Setup of job 2793:
==> flow/design.v <==
module ALU_STAGE (
  input clock_in,
  input [31:0] a_in,
  input [31:0] b_in,
  input [3:0] uop_in,
  output [31:0] result_out
);
reg [31:0] a_q;
reg [31:0] b_q;
reg [3:0] uop_q;
reg [31:0] result_q;
wire [31:0] alu_result;
ALU #(.DATA_WIDTH(32)) alu0 (
  .a_data_in(a_q),
  .b_data_in(b_q),
  .uop_in(uop_q),
  .result_out(alu_result)
);
always @(posedge clock_in) begin
  a_q <= a_in;
  b_q <= b_in;
  uop_q <= uop_in;
  result_q <= alu_result;
end
assign result_out = result_q;
endmodule

module ALU
  #(parameter DATA_WIDTH = 32)(
    input [DATA_WIDTH-1:0]  a_data_in,  
    input [DATA_WIDTH-1:0]  b_data_in,  
    input [3:0]             uop_in,
    output reg [DATA_WIDTH-1:0] result_out
);
always@(*) begin
  case(uop_in)
    4'b0000: result_out = a_data_in + b_data_in;
    4'b0001: result_out = a_data_in - b_data_in;
    4'b0010: result_out = a_data_in|b_data_in;
    4'b0011: result_out = a_data_in&b_data_in;
    4'b0100: result_out = a_data_in^b_data_in;
    4'b1000: result_out = a_data_in;
    4'b1001: result_out = b_data_in;
    4'b1010: result_out = ($signed(a_data_in)<$signed(b_data_in))?32'd1:32'd0;
    4'b1011: result_out = (a_data_in<b_data_in)?32'd1:32'd0;
    4'b1101: result_out = $signed(a_data_in) >>> b_data_in[4:0];
    4'b1110: result_out = a_data_in >> b_data_in[4:0];
    4'b1111: result_out = a_data_in << b_data_in[4:0];
    default: result_out = 32'h00000000;
  endcase
end
endmodule
clock: 4.0 ns
lec_check: 0
abc_area: 1
cap_margin: 20
cell_pad_in_sites_global_placement: 2
core_margin: 10
core_utilization: 45
cts_cluster_diameter: 365
cts_cluster_size: 98
place_density: 0.39
slew_margin: 20
run.sh (not shown) runs the stock make flow with config.mk's settings and CLKGATE_MAP_FILE=.
Job 2793 did not run to completion, as it errored out during global placement.
Relative to job 2793, the following input files were edited for job 7325:
- clearing ABC_AREA, which used to be 1
- swapping 10 for 2 in CORE_MARGIN
- clearing PLACE_DENSITY, which used to be 0.39
- clearing CTS_CLUSTER_DIAMETER, which used to be 365
- clearing CELL_PAD_IN_SITES_GLOBAL_PLACEMENT, which used to be 2
- swapping 45 for 40 in CORE_UTILIZATION
- clearing CTS_CLUSTER_SIZE, which used to be 98
- swapping 4.0 for 3.7 in the clock period (ns, I/O delays scaled along)
[summary]
Job 7325: PASS, flow complete, no timing, DRC or antenna violations. Delta (job 7325 minus job 2793): yosys synthesis chip area lower; number of nets in the synthesized netlist now sits lower. In job 7325, number of instances in the synthesized netlist is lower than in job 2793. Die footprint went down by more than 10% going from job 2793 to job 7325. Comparing floorplan die width for job 2793 and job 7325, the bigger number came from job 2793.
Inputs modified between job 7325 and job 2504:
- CORE_UTILIZATION now 65, was 40
- CTS_CLUSTER_DIAMETER now 28, previously not set
- CTS_CLUSTER_SIZE now 72, previously not set
- the clock period (ns, I/O delays scaled along) now 3.1, was 3.7
[summary]
Of job 7325 and job 2504, just one finished clean: job 7325.
What the final checks of job 2504 revealed, after a flow that finished every stage, was a layout that fails on negative setup slack.
Job 2504: share of total power in combinational logic 4.2 points above job 7325
As of job 2504, total routed wire length on the met1 layer had fallen by more than 10% compared to job 7325.
The run with more routed wire is job 7325, not job 2504.
In the flow results for job 7325 and job 2504, the internal portion of total power is smaller on job 7325.
Comparing job 7325 and job 2504, the lower hold slack was measured on job 2504.
From job 7325 to job 2504 the numbers moved as follows: clock share of power went down by 2.9 points, met3 track utilization from global routing saw an increase, power spent charging and discharging nets now larger, peak per-stage delay on the critical path saw an increase, setup slack after placement fell by 0.36 ns.
Of the two values seen for last element of the critical path, result_q[14] was produced by job 2504 and result_q[26] by job 7325.
Between job 7325 and job 2504, the detailed-route via count is lower for job 7325.

cedar:
Starts from the design.v that is shown in full above.
clock: 1.37 ns
lec_check: 0
abc_area: 0
cap_margin: 35
core_margin: 2
core_utilization: 72
min_routing_layer: met1
setup_slack_margin: -0.01
slew_margin: 20
tns_end_percent: 45
In the summary table, cedar is marked failed, with error DPL-0038 raised in detailed placement (3_5_place_dp).
#### Input delta (amber over cedar)
==> flow/config.mk <==
export PLATFORM = sky130hd
export DESIGN_NAME = ALU_STAGE
export DESIGN_NICKNAME = ALU_STAGE
export VERILOG_FILES = /design/flow/design.v
export SDC_FILE = /design/flow/constraint.sdc
export NUM_CORES = 4
export LEC_CHECK = 0
export CAP_MARGIN = 20
export CORE_MARGIN = 2
export CORE_UTILIZATION = 68
export SLEW_MARGIN = 20
==> flow/constraint.sdc <==
create_clock -name core_clock -period 3.7 [get_ports {clock_in}]
set_input_delay 0.7400 -clock core_clock [delete_from_list [all_inputs] [get_ports {clock_in}]]
set_output_delay 0.7400 -clock core_clock [all_outputs]
set_load 0.01 [all_outputs]
==> comparison <==
amber finished end to end and its layout was clean on timing, DRC and antenna. Relative to cedar, the x dimension of the die of amber is higher by 2.8%. Reported for cedar and amber, compound-gate portion of the synthesized area turned out identical to the last digit. Relative to cedar, floorplan core density decreased by 5.3 points in amber. Diff cedar..amber | area of the synthesized netlist per yosys stat | unchanged. In terms of number of instances in the synthesized netlist, cedar and amber differ only marginally. Re number of top-level design ports: no difference whatsoever between cedar and amber. Number of placement rows in amber is 2 higher than in cedar. Measured against amber, the routability-driven placement congestion ratio of cedar comes out at 1.13 times the reference value. Reported for cedar and amber, async set-reset flop share out of synthesis turned out identical to the last digit. Vertical die dimension, amber vs cedar: up by a few percent. Where die area is concerned, cedar is better than amber.
diff inputs: amber => indigo
--- a/flow/config.mk
+++ b/flow/config.mk
@@ -6,6 +6,10 @@
 export NUM_CORES = 4
 export LEC_CHECK = 0
-export CAP_MARGIN = 20
+export ABC_AREA = 0
+export CAP_MARGIN = 35
 export CORE_MARGIN = 2
-export CORE_UTILIZATION = 68
+export CORE_UTILIZATION = 61
+export MIN_ROUTING_LAYER = met1
+export SETUP_SLACK_MARGIN = -0.11
 export SLEW_MARGIN = 20
+export TNS_END_PERCENT = 45
==> flow/constraint.sdc <==
create_clock -name core_clock -period 2.14 [get_ports {clock_in}]
set_input_delay 0.4280 -clock core_clock [delete_from_list [all_inputs] [get_ports {clock_in}]]
set_output_delay 0.4280 -clock core_clock [all_outputs]
set_load 0.01 [all_outputs]
==> comparison <==
indigo: aborted in clock tree synthesis (4_1_cts) (tool error). indigo vs. amber: number of cells in the design after placement now sits higher; area inside the core boundary now sits higher; pre-CTS setup slack now sits lower; total cell area at the placement stage now sits higher. indigo ends up with a detailed placement HPWL that is 6.7 mm higher than in amber.
Power is estimated from default activity; no workload was simulated.
